exp/cedar:
Design top, start of the top module:
module top(
    input clk, rst,
    input [3:0] key_in,
    output [6:0] seg,
    output [7:0] sel,
    output reg [2:0] led, sel_led,
    output buz
);
clock: 4.72 ns
lec_check: 0
abc_area: 1
cap_margin: 0
cell_pad_in_sites_global_placement: 0
core_margin: 2
core_utilization: 72
cts_cluster_size: 45
hold_slack_margin: 0.3
max_routing_layer: met5
min_routing_layer: met1
place_density_lb_addon: 0.07
setup_slack_margin: 1.38
slew_margin: 20
run.sh (not shown) runs the stock make flow with config.mk's settings and CLKGATE_MAP_FILE=.
In exp/cedar the implementation ran to completion but is not tape-out ready, as the final checks report setup timing.
What exp/onyx does differently from exp/cedar at the input level:
--- a/flow/config.mk
+++ b/flow/config.mk
@@ -11,9 +11,8 @@
 export CORE_MARGIN = 2
 export CORE_UTILIZATION = 72
-export CTS_CLUSTER_SIZE = 45
-export HOLD_SLACK_MARGIN = 0.3
+export CTS_CLUSTER_DIAMETER = 314
+export CTS_CLUSTER_SIZE = 17
 export MAX_ROUTING_LAYER = met5
 export MIN_ROUTING_LAYER = met1
-export PLACE_DENSITY_LB_ADDON = 0.07
-export SETUP_SLACK_MARGIN = 1.38
+export PLACE_DENSITY = 0.41
 export SLEW_MARGIN = 20
### Flow results
The layout from exp/onyx, despite a flow that completed every stage, fails the layout checks, with the failing checks listed as setup timing. Compared with exp/cedar, in exp/onyx first-pass GRT wire length now sits lower; initial core utilization now sits at about the same level. Re sequential element share of the synthesized area: no difference whatsoever between exp/cedar and exp/onyx. The share of total power in sequential cells in exp/onyx was higher than what exp/cedar gave. Comparing exp/onyx with exp/cedar, the sequential power came out essentially unchanged. Between exp/onyx and exp/cedar, sequential share of cell area is higher for exp/onyx, exp/cedar comes in under that. Looking at end point of the critical path, the seg[6] result is from exp/onyx; the seg[2] one comes from exp/cedar. Reported leakage power in exp/onyx vs exp/cedar: down about 1.8%. The lower final worst setup slack came out of exp/cedar.
Relative to exp/onyx, the following input files were edited for exp/yarrow:
--- a/flow/config.mk
+++ b/flow/config.mk
@@ -11,8 +11,8 @@
 export CORE_MARGIN = 2
 export CORE_UTILIZATION = 72
-export CTS_CLUSTER_DIAMETER = 314
-export CTS_CLUSTER_SIZE = 17
+export CTS_CLUSTER_SIZE = 46
+export HOLD_SLACK_MARGIN = 0.3
 export MAX_ROUTING_LAYER = met5
 export MIN_ROUTING_LAYER = met1
-export PLACE_DENSITY = 0.41
+export PLACE_DENSITY_LB_ADDON = 0.07
 export SLEW_MARGIN = 20
Notes after the runs:
exp/yarrow consumes more power than exp/onyx does. Status: power attributed to sequential cells parity (exp/yarrow, exp/onyx). Total length of routed met3 wires in exp/yarrow vs exp/onyx: up 65%. Post-route worst hold slack: exp/yarrow better than exp/onyx. Looking at internal reg-to-reg setup slack across both flows, exp/yarrow is the stronger of the two, with exp/onyx trailing. Compared with exp/onyx, exp/yarrow shows a higher quantity of gates resized following cts. Core occupancy in the finished layout ended up 1.1 points higher on exp/yarrow than on exp/onyx. Between exp/onyx and exp/yarrow, transition time at the pin with the least slew margin decreased. Every stage of exp/yarrow finished as expected; the final checks, on the other hand, flagged setup timing, which means the layout fails. Diff exp/onyx..exp/yarrow | overall track demand over capacity in global routing | negligible. In the tables for exp/onyx and exp/yarrow, worst path setup slack after routing reads lower with exp/yarrow. The cell area of exp/yarrow exceeds that of exp/onyx by 1.2%.
### exp/yarrow -> exp/garnet
==> flow/config.mk <==
export PLATFORM = sky130hd
export DESIGN_NAME = top
export DESIGN_NICKNAME = top
export VERILOG_FILES = /design/flow/design.v
export SDC_FILE = /design/flow/constraint.sdc
export NUM_CORES = 4
export LEC_CHECK = 0
export CAP_MARGIN = 20
export CORE_MARGIN = 2
export CORE_UTILIZATION = 72
export SLEW_MARGIN = 20
==> flow/constraint.sdc <==
create_clock -name core_clock -period 7.99 [get_ports {clk}]
set_input_delay 1.5980 -clock core_clock [delete_from_list [all_inputs] [get_ports {clk}]]
set_output_delay 1.5980 -clock core_clock [all_outputs]
set_load 0.01 [all_outputs]
--- outcome ---
exp/garnet | stages: all done | timing, DRC, antenna: all pass
Area fraction in compound gates after synthesis delta for exp/garnet relative to exp/yarrow: 4.7 points higher
Multi-input combinational cell count of exp/yarrow is on par with exp/garnet.
exp/yarrow → exp/garnet: layout-stage area growth over the synthesis result dropped 11 points; total power lower; total negative slack for setup checks went up 5850 ps; distinct cell type count after synthesis grew by about 32%.
Layout filler cell count (exp/garnet vs. exp/yarrow) increases by more than a quarter
Between exp/garnet and exp/yarrow, it is exp/garnet whose data arrival time at the worst-slack endpoint is higher, by 890 ps.
Per the comparison of exp/garnet with exp/yarrow, share of synthesized area spent on multiplexers now sits higher; initial antenna violation count dropped 1.
diff inputs: exp/garnet => exp/nickel
--- a/flow/config.mk
+++ b/flow/config.mk
@@ -8,4 +8,4 @@
 export CAP_MARGIN = 20
 export CORE_MARGIN = 2
-export CORE_UTILIZATION = 72
+export CORE_UTILIZATION = 66
 export SLEW_MARGIN = 20
==> flow/constraint.sdc <==
create_clock -name core_clock -period 4.52 [get_ports {clk}]
set_input_delay 0.9040 -clock core_clock [delete_from_list [all_inputs] [get_ports {clk}]]
set_output_delay 0.9040 -clock core_clock [all_outputs]
set_load 0.01 [all_outputs]
Notes after the runs:
exp/nickel completed end to end; final checks failed (setup timing).
Against exp/garnet, total power in exp/nickel came out worse.
Total number of nets in the final design (exp/nickel / exp/garnet): 1.13
Number of register bits inferred by synthesis: exp/garnet vs exp/nickel identical
Total number of cells along the worst setup path, exp/nickel vs exp/garnet: up by a few percent
Looking at critical path data arrival time across exp/garnet and exp/nickel, the one that comes out higher is exp/garnet.
exp/garnet -> exp/nickel: count of inserted tapcells increased by a few percent
In the final design statistics, exp/nickel uses more standard cells in total than exp/garnet.
Row power in the clock group: exp/nickel higher / exp/garnet lower
What exp/garnet reported for met3 layer wire length in the routed design has to be multiplied by 1.15 to get the figure for exp/nickel.

Starting RTL as in the previous note.
Settings: LEC_CHECK=0, CAP_MARGIN=20, CORE_MARGIN=2, CORE_UTILIZATION=66, CTS_CLUSTER_SIZE=98, PLACE_DENSITY=0.4, SLEW_MARGIN=20, TNS_END_PERCENT=15; clock period 5.53 ns.
The baseline finished but fails on negative setup slack.
==> next run, changes <==
CORE_UTILIZATION = 56   (was 66)
CTS_CLUSTER_SIZE = unset   (was 98)
PLACE_DENSITY = unset   (was 0.4)
TNS_END_PERCENT = unset   (was 15)
clock period = 8.76 ns   (was 5.53 ns; I/O delays follow)
What happened: The new run passed the timing, design-rule and antenna checks; worst setup slack is better by 1.3 ns; synthesized area is unchanged; combinational power decreases by about 37%; power decreases by 35%; sequential share of layout area increases by 1.8 points; clock skew stays flat; wire length decreases by 4.9%.

top again, from the RTL that the note above started with.
==> flow/config.mk <==
export PLATFORM = sky130hd
export DESIGN_NAME = top
export DESIGN_NICKNAME = top
export VERILOG_FILES = /design/flow/design.v
export SDC_FILE = /design/flow/constraint.sdc
export NUM_CORES = 4
export LEC_CHECK = 0
export CAP_MARGIN = 20
export CORE_MARGIN = 2
export CORE_UTILIZATION = 40
export CTS_CLUSTER_DIAMETER = 342
export CTS_CLUSTER_SIZE = 99
export HOLD_SLACK_MARGIN = -0.05
export SETUP_SLACK_MARGIN = -0.99
export SLEW_MARGIN = 20
==> flow/constraint.sdc <==
create_clock -name core_clock -period 10.0 [get_ports {clk}]
set_input_delay 2.0000 -clock core_clock [delete_from_list [all_inputs] [get_ports {clk}]]
set_output_delay 2.0000 -clock core_clock [all_outputs]
set_load 0.01 [all_outputs]
Edit:
- CAP_MARGIN: 20 -> 5
- CELL_PAD_IN_SITES_DETAIL_PLACEMENT: unset -> 2
- CELL_PAD_IN_SITES_GLOBAL_PLACEMENT: unset -> 3
- CTS_CLUSTER_DIAMETER: 342 -> unset
- CTS_CLUSTER_SIZE: 99 -> unset
- GPL_ROUTABILITY_DRIVEN: unset -> 0
- HOLD_SLACK_MARGIN: -0.05 -> unset
- PLACE_DENSITY: unset -> 0.8
- SETUP_SLACK_MARGIN: -0.99 -> 2.18
- SLEW_MARGIN: 20 -> 25
=> The new run went through all stages and came out clean. Routed wire length climbs by a quarter to a third. Clock-buffer cell count drops by 3. Cell area climbs slightly. Hold slack degrades by 3.1 ps. Maximum frequency climbs by a few percent. Sequential share of layout area drops by 0.48 points. Power climbs by a few percent. Via count climbs by a few percent.
Edit:
- CAP_MARGIN: 5 -> 20
- CELL_PAD_IN_SITES_DETAIL_PLACEMENT: 2 -> unset
- CELL_PAD_IN_SITES_GLOBAL_PLACEMENT: 3 -> unset
- CORE_ASPECT_RATIO: unset -> 0.5
- CORE_UTILIZATION: 40 -> 58
- CTS_CLUSTER_DIAMETER: unset -> 342
- CTS_CLUSTER_SIZE: unset -> 99
- GPL_ROUTABILITY_DRIVEN: 0 -> unset
- HOLD_SLACK_MARGIN: unset -> -0.05
- PLACE_DENSITY: 0.8 -> unset
- SETUP_SLACK_MARGIN: 2.18 -> -0.99
- SLEW_MARGIN: 25 -> 20
- TNS_END_PERCENT: unset -> 20
Hold slack is worse by 4.3 ps; non-clock buffer count decreases by 4; cell area decreases by 2.4%; core utilization increases by 20 points; power decreases by 4.1%; routed wire length decreases by 23%; clock power decreases by 8.0%; cell count decreases by 6.8%; combinational power decreases by 5.6%.

== raven ==
top again, from the RTL that the note above started with.
==> flow/config.mk <==
export PLATFORM = sky130hd
export DESIGN_NAME = top
export DESIGN_NICKNAME = top
export VERILOG_FILES = /design/flow/design.v
export SDC_FILE = /design/flow/constraint.sdc
export NUM_CORES = 4
export LEC_CHECK = 0
export ABC_AREA = 1
export CAP_MARGIN = 20
export CORE_MARGIN = 2
export CORE_UTILIZATION = 72
export CTS_CLUSTER_DIAMETER = 355
export PLACE_DENSITY_LB_ADDON = 0.02
export SETUP_SLACK_MARGIN = 1.33
export SLEW_MARGIN = 20
==> flow/constraint.sdc <==
create_clock -name core_clock -period 4.65 [get_ports {clk}]
set_input_delay 0.9300 -clock core_clock [delete_from_list [all_inputs] [get_ports {clk}]]
set_output_delay 0.9300 -clock core_clock [all_outputs]
set_load 0.01 [all_outputs]
raven finished all stages; however, its layout fails the closing checks, the failures being setup timing.
Inputs modified between raven and quartz:
# raven
export LEC_CHECK = 0
export ABC_AREA = 1
export CAP_MARGIN = 20
export CORE_MARGIN = 2
export CORE_UTILIZATION = 72
export CTS_CLUSTER_DIAMETER = 355
export PLACE_DENSITY_LB_ADDON = 0.02
export SETUP_SLACK_MARGIN = 1.33
export SLEW_MARGIN = 20
create_clock -name core_clock -period 4.65 [get_ports {clk}]
# quartz
export LEC_CHECK = 0
export CAP_MARGIN = 20
export CORE_MARGIN = 2
export CORE_UTILIZATION = 40
export SLEW_MARGIN = 20
create_clock -name core_clock -period 7.99 [get_ports {clk}]
==> results <==
Final worst setup slack is higher on quartz. Looking only at sequential share of layout area, and setting everything else aside, the higher value of quartz and raven goes to quartz. As far as hold buffer count at cts goes, quartz and raven are indistinguishable; the numbers are identical. The combinational power number comes out lower for quartz vs raven. quartz — compound-cell area share of the yosys netlist 4.7 points higher, raven as reference. Among quartz and raven, a clean, completed layout was produced by quartz alone. Compared with raven, quartz shows first-iteration DRC count that has gone down by more than half. Compared quartz vs raven, and post-route clock period utilization is down in quartz.
What xenon does differently from quartz at the input level:
# quartz
export LEC_CHECK = 0
export CAP_MARGIN = 20
export CORE_MARGIN = 2
export CORE_UTILIZATION = 40
export SLEW_MARGIN = 20
create_clock -name core_clock -period 7.99 [get_ports {clk}]
# xenon
export LEC_CHECK = 0
export CAP_MARGIN = 20
export CORE_MARGIN = 2
export CORE_UTILIZATION = 68
export SLEW_MARGIN = 20
create_clock -name core_clock -period 6.75 [get_ports {clk}]
--- outcome ---
met1 wire length went down by a few percent going from quartz to xenon.
Diff quartz -> xenon | combinational power | up by more than a quarter
Compared xenon against quartz; register fraction of the total cell area within noise.
Power and IR drop assume default switching activity.
